north:
Design cpu, start of the top module:
module cpu(
    input rst_n, clk,
    input [31:0] imem_insn,
    output [31:0] imem_addr,
    output [31:0] trace_instruction, trace_rd_value,
    output [11:0] trace_imm,
    output [4:0] trace_rd, trace_rs1, trace_rs2
);
make LEC_CHECK=0 CAP_MARGIN=15 CELL_PAD_IN_SITES_DETAIL_PLACEMENT=0 CELL_PAD_IN_SITES_GLOBAL_PLACEMENT=0 CORE_MARGIN=2 CORE_UTILIZATION=68 GPL_ROUTABILITY_DRIVEN=1 MAX_ROUTING_LAYER=met4 SLEW_MARGIN=20 finish   # period 2.26 ns
run.sh (not shown) runs the stock make flow with config.mk's settings and CLKGATE_MAP_FILE=.
north terminated abnormally: 5_1_grt reported GRT-0116.
### north -> south
- clearing MAX_ROUTING_LAYER, which used to be met4
- swapping 15 for 20 in CAP_MARGIN
- clearing GPL_ROUTABILITY_DRIVEN, which used to be 1
- putting ABC_AREA at 1 where nothing was set
- swapping 68 for 65 in CORE_UTILIZATION
- putting CTS_CLUSTER_SIZE at 98 where nothing was set
- clearing CELL_PAD_IN_SITES_GLOBAL_PLACEMENT, which used to be 0
- clearing CELL_PAD_IN_SITES_DETAIL_PLACEMENT, which used to be 0
- swapping 2.26 for 2.73 in the clock period (ns, I/O delays scaled along)
==> comparison <==
Between north and south, total CTS buffers decreased. Where die area is concerned, north is better than south. Of north and south, not a single run came through the flow clean. For north, the flow was terminated by a tool error in 5_1_grt and produced no final design. No final results exist for south, since it was stopped by error GRT-0116 during 5_1_grt. Min cell area after synthesis across south and north: north. A main combinational cell family by area after synthesis of multiplexers is what north shows, while simple AND/OR/NAND/NOR gates belongs to south.
For east, these inputs were changed with respect to south:
- CORE_UTILIZATION changed from 65 to 72
- CTS_CLUSTER_SIZE changed from 98 to 10
- the clock period (ns, I/O delays scaled along) changed from 2.73 to 4.43
Results
east did not make it past 5_1_grt, where a tool error ended it.
Compared to south, east has worst setup slack before clock tree synthesis 1.83 ns higher.
Changes observed in east relative to south: post-synthesis async set-or-reset flop share now sits at about the same level, floorplan utilization now sits higher, cell count after placement now sits lower, sum of net half-perimeters after detailed placement now sits lower.
east vs. south: post-synthesis compound-gate area fraction closely matched the old numbers; horizontal extent of the die lower; combined area of all synthesized cells has remained practically unchanged; total clock buffers created by CTS went up.
Re H-tree depth reported by CTS: east and south aren't equal, and the higher value belongs to east.
Inputs modified between east and west:
- CORE_UTILIZATION: 72 -> 50
- CTS_CLUSTER_SIZE: 10 -> unset
- ABC_AREA: 1 -> unset
- the clock period (ns, I/O delays scaled along): 4.43 -> 4.74
[summary]
Per the comparison of west with east, number of cells upsized or downsized after cts now sits at about the same level, core footprint now sits higher, HPWL reported at the end of detailed placement now sits lower, post-synthesis compound-gate area fraction now sits lower. west completed every stage of the flow, and the final layout passed the timing, DRC and antenna checks. [compare] base=east new=west: area fraction in mux cells now sits higher; die area increased by 35% relative to the old numbers; adder-cell area share of the yosys netlist did not really move. Comparing east and west, the higher xor and xnor area share after synthesis is on west. west ends up with a post-synthesis cell type count that is 26 higher than in east. When west is measured against east, its synthesized area turns out 4100 um^2 lower.
> inputs changed (west -> middle)
- setting CTS_CLUSTER_DIAMETER to 131 for the first time
- setting CORE_ASPECT_RATIO to 0.96 for the first time
- changing SLEW_MARGIN from 20 to 25
- setting CELL_PAD_IN_SITES_DETAIL_PLACEMENT to 2 for the first time
- setting GPL_ROUTABILITY_DRIVEN to 0 for the first time
- setting MIN_ROUTING_LAYER to met2 for the first time
- setting GPL_TIMING_DRIVEN to 0 for the first time
- changing CORE_MARGIN from 2 to 3
- setting ABC_AREA to 1 for the first time
- changing the clock period (ns, I/O delays scaled along) from 4.74 to 5.0
==> results <==
- middle never completed; the flow aborted with a tool error in 3_5_place_dp.
- Against west, chip area in middle came out worse.
- In middle, the simple-gate area share of the yosys netlist came out 15 points above the value in west.
- Lower total cells reported by yosys after synthesis goes to west over middle.
- Gate count of the mapped netlist (middle over west): increase, 3278
- Area after synthesis up about 6% in middle wrt west
- Sequential-to-total area share from yosys stat: middle vs west down 3.3 points

cpu again, from the RTL that the note above started with.
export LEC_CHECK = 0
export CAP_MARGIN = 15
export CELL_PAD_IN_SITES_DETAIL_PLACEMENT = 0
export CELL_PAD_IN_SITES_GLOBAL_PLACEMENT = 0
export CORE_MARGIN = 2
export CORE_UTILIZATION = 69
export GPL_ROUTABILITY_DRIVEN = 1
export MAX_ROUTING_LAYER = met4
export PLACE_DENSITY = 0.64
export SLEW_MARGIN = 20
create_clock -name core_clock -period 3.03 [get_ports {clk}]
The baseline stopped in global routing on GRT-0116.
==> next run, changes <==
CAP_MARGIN = 40   (was 15)
CELL_PAD_IN_SITES_DETAIL_PLACEMENT = unset   (was 0)
CELL_PAD_IN_SITES_GLOBAL_PLACEMENT = unset   (was 0)
CORE_UTILIZATION = 72   (was 69)
CTS_CLUSTER_DIAMETER = 381   (was unset)
CTS_CLUSTER_SIZE = 40   (was unset)
GPL_ROUTABILITY_DRIVEN = unset   (was 1)
MAX_ROUTING_LAYER = unset   (was met4)
PLACE_DENSITY = 0.65   (was 0.64)
SETUP_SLACK_MARGIN = 0.67   (was unset)
clock period = 3.57 ns   (was 3.03 ns; I/O delays follow)
Outcome: The changed run stopped in global routing. Die size decreases by 4.1%. Synthesized cell count is unchanged. Area after synthesis stays the same.
==> next run, changes <==
CAP_MARGIN = 20   (was 40)
CORE_UTILIZATION = 61   (was 72)
CTS_CLUSTER_DIAMETER = unset   (was 381)
CTS_CLUSTER_SIZE = unset   (was 40)
PLACE_DENSITY = unset   (was 0.65)
SETUP_SLACK_MARGIN = 0.99   (was 0.67)
clock period = 3.63 ns   (was 3.57 ns; I/O delays follow)
Effect: With this change the flow completed with no timing, DRC or antenna violations. Synthesized area does not change. Die size is higher by about a fifth. Synthesized cell count is unchanged.

Setup of run 1:
cpu again, from the RTL that the note above started with.
clock: 3.27 ns
lec_check: 0
cap_margin: 20
core_margin: 2
core_utilization: 67
cts_cluster_size: 41
slew_margin: 20
Status(run 1) = ERROR, stage = global routing
What run 2 does differently from run 1 at the input level:
diff --git a/flow/config.mk b/flow/config.mk
--- a/flow/config.mk
+++ b/flow/config.mk
@@ -9,4 +9,12 @@
-export CORE_MARGIN = 2
-export CORE_UTILIZATION = 67
-export CTS_CLUSTER_SIZE = 41
-export SLEW_MARGIN = 20
+export CELL_PAD_IN_SITES_DETAIL_PLACEMENT = 1
+export CELL_PAD_IN_SITES_GLOBAL_PLACEMENT = 2
+export CORE_ASPECT_RATIO = 0.54
+export CORE_MARGIN = 6
+export CORE_UTILIZATION = 40
+export CTS_CLUSTER_DIAMETER = 330
+export GPL_TIMING_DRIVEN = 1
+export HOLD_SLACK_MARGIN = -0.02
+export MAX_ROUTING_LAYER = met4
+export PLACE_DENSITY_LB_ADDON = 0.2
+export SLEW_MARGIN = 40
+export TNS_END_PERCENT = 60
==> flow/constraint.sdc <==
create_clock -name core_clock -period 2.8 [get_ports {clk}]
set_input_delay 0.5600 -clock core_clock [delete_from_list [all_inputs] [get_ports {clk}]]
set_output_delay 0.5600 -clock core_clock [all_outputs]
set_load 0.01 [all_outputs]
[summary]
Ran to the end and failed final checks on negative setup slack: run 2. Going from run 1 to run 2, placed standard-cell area moved up, sequential-to-total area share from yosys stat level, width of the die moved up. Summary: with run 1 as the reference, post-cts repair resize count in run 2 moved up by more than 100%.
Changes in run 3 relative to run 2:
==> flow/config.mk <==
export PLATFORM = sky130hd
export DESIGN_NAME = cpu
export DESIGN_NICKNAME = cpu
export VERILOG_FILES = /design/flow/design.v
export SDC_FILE = /design/flow/constraint.sdc
export NUM_CORES = 4
export LEC_CHECK = 0
export CAP_MARGIN = 15
export CELL_PAD_IN_SITES_DETAIL_PLACEMENT = 0
export CELL_PAD_IN_SITES_GLOBAL_PLACEMENT = 0
export CORE_MARGIN = 2
export CORE_UTILIZATION = 72
export CTS_CLUSTER_SIZE = 42
export GPL_ROUTABILITY_DRIVEN = 1
export MAX_ROUTING_LAYER = met4
export PLACE_DENSITY_LB_ADDON = 0.05
export SLEW_MARGIN = 20
==> flow/constraint.sdc <==
create_clock -name core_clock -period 3.03 [get_ports {clk}]
set_input_delay 0.6060 -clock core_clock [delete_from_list [all_inputs] [get_ports {clk}]]
set_output_delay 0.6060 -clock core_clock [all_outputs]
set_load 0.01 [all_outputs]
[summary]
Run 3 never completed, since it errored out during global routing.
Max placed standard-cell area across run 3 and run 2: run 2
Going from run 2 to run 3, die width shrinks by 46%.
Measured against each other, run 3 and run 2 differ in pre-placement core utilization, the higher figure coming from run 3.
Going from run 2 to run 3, post-CTS setup repair buffer count lower; worst setup slack before clock tree synthesis higher; final weighted congestion in routability-driven placement higher.
Run 3 does better than run 2 on die size.
Input-level comparison between run 4 and run 3:
==> flow/config.mk <==
export PLATFORM = sky130hd
export DESIGN_NAME = cpu
export DESIGN_NICKNAME = cpu
export VERILOG_FILES = /design/flow/design.v
export SDC_FILE = /design/flow/constraint.sdc
export NUM_CORES = 4
export LEC_CHECK = 0
export CAP_MARGIN = 20
export CORE_MARGIN = 2
export CORE_UTILIZATION = 47
export SLEW_MARGIN = 20
==> flow/constraint.sdc <==
create_clock -name core_clock -period 4.74 [get_ports {clk}]
set_input_delay 0.9480 -clock core_clock [delete_from_list [all_inputs] [get_ports {clk}]]
set_output_delay 0.9480 -clock core_clock [all_outputs]
set_load 0.01 [all_outputs]
==> results <==
Run 4 -> run 3: post-synthesis instance total delta 0, exact match
[compare] base=run 3 new=run 4: floorplan die height moved up; HPWL reported at the end of detailed placement decreased 23 mm; worst slack at placement moved up; floorplan utilization lower; routability congestion estimate went down.
The final layout from run 4, which completed every stage, passed the timing, DRC and antenna checks at the end of the flow.
Looking at placed cell count across run 3 and run 4, the one that comes out lower is run 3.
Comparing run 3 and run 4, the lower die size was measured on run 3.
Going from run 3 to run 4, placeable core region grew by more than half.

Setup of run A:
cpu again, from the RTL that the note above started with.
==> flow/design.v (excerpt) <==
module cpu(
    input rst_n, clk,
    input [31:0] imem_insn,
    output [31:0] imem_addr,
    output [31:0] trace_instruction, trace_rd_value,
    output [11:0] trace_imm,
    output [4:0] trace_rd, trace_rs1, trace_rs2
);
==> flow/config.mk <==
export PLATFORM = sky130hd
export DESIGN_NAME = cpu
export DESIGN_NICKNAME = cpu
export VERILOG_FILES = /design/flow/design.v
export SDC_FILE = /design/flow/constraint.sdc
export NUM_CORES = 4
export LEC_CHECK = 0
export CAP_MARGIN = 30
export CORE_MARGIN = 2
export CORE_UTILIZATION = 72
export CTS_CLUSTER_SIZE = 53
export PLACE_DENSITY_LB_ADDON = 0.27
export SLEW_MARGIN = 20
==> flow/constraint.sdc <==
create_clock -name core_clock -period 3.33 [get_ports {clk}]
set_input_delay 0.6660 -clock core_clock [delete_from_list [all_inputs] [get_ports {clk}]]
set_output_delay 0.6660 -clock core_clock [all_outputs]
set_load 0.01 [all_outputs]
What ended run A was a tool error in global routing; the run never finished.
The following lists how run B was set up differently from run A:
- GPL_ROUTABILITY_DRIVEN: unset -> 1
- CTS_CLUSTER_SIZE: 53 -> unset
- CELL_PAD_IN_SITES_DETAIL_PLACEMENT: unset -> 0
- CELL_PAD_IN_SITES_GLOBAL_PLACEMENT: unset -> 0
- MAX_ROUTING_LAYER: unset -> met4
- PLACE_DENSITY_LB_ADDON: 0.27 -> unset
- CAP_MARGIN: 30 -> 15
- CTS_CLUSTER_DIAMETER: unset -> 347
- CORE_UTILIZATION: 72 -> 68
- HOLD_SLACK_MARGIN: unset -> -0.08
- the clock period (ns, I/O delays scaled along): 3.33 -> 1.87
--- outcome ---
Delta (run B minus run A): floorplan utilization fell by 3.9 points, post-cts resize count grew by 850%, number of CTS-inserted buffers +11. Reported for run B and run A, xor/xnor share of the synthesized area turned out identical to the last digit. Run B did not run to completion, as it errored out during global routing. HPWL after detailed placement, run B and run A, lower one = run A. Compared with run A, in run B number of levels the H-tree was split into +1; instance area at placement saw an increase; number of setup buffers added after CTS went up; worst setup slack before clock tree synthesis decreased by 1510 ps relative to the old numbers; instance count after placement with tap cells included now larger. The placeable core region in run B was higher than what run A gave.
Edits applied to the flow inputs when going from run B to run C:
- putting CTS_CLUSTER_SIZE at 45 where nothing was set
- swapping 0 for 2 in CELL_PAD_IN_SITES_DETAIL_PLACEMENT
- swapping 0 for 1 in CELL_PAD_IN_SITES_GLOBAL_PLACEMENT
- swapping 347 for 152 in CTS_CLUSTER_DIAMETER
- swapping 2 for 10 in CORE_MARGIN
- putting PLACE_DENSITY_LB_ADDON at 0.05 where nothing was set
- swapping 68 for 51 in CORE_UTILIZATION
- putting SETUP_SLACK_MARGIN at 0.7 where nothing was set
- putting ABC_AREA at 1 where nothing was set
- putting TNS_END_PERCENT at 45 where nothing was set
- swapping -0.08 for 0.06 in HOLD_SLACK_MARGIN
- swapping 1.87 for 3.55 in the clock period (ns, I/O delays scaled along)
==> results <==
Run C: aborted in detailed placement (tool error). In run C, the chip area line of the yosys report came out 6.3% above the value in run B. Run C against run B: simple logic cell fraction of the synthesized area shows an increase of 15 points. In the floorplan summary, run C is listed with a die area greater than that of run B. Run C reports a lower share of the core filled by cells before placement than run B does. Summary of run C over run B: post-synthesis adder-cell area fraction has remained practically unchanged, synthesized cell count has increased, final estimated routing congestion in global placement has increased. [run C] vertical extent of the die rose about 24% relative to run B. On run C: post-synthesis area per instance is about 37% lower than what run B gave.
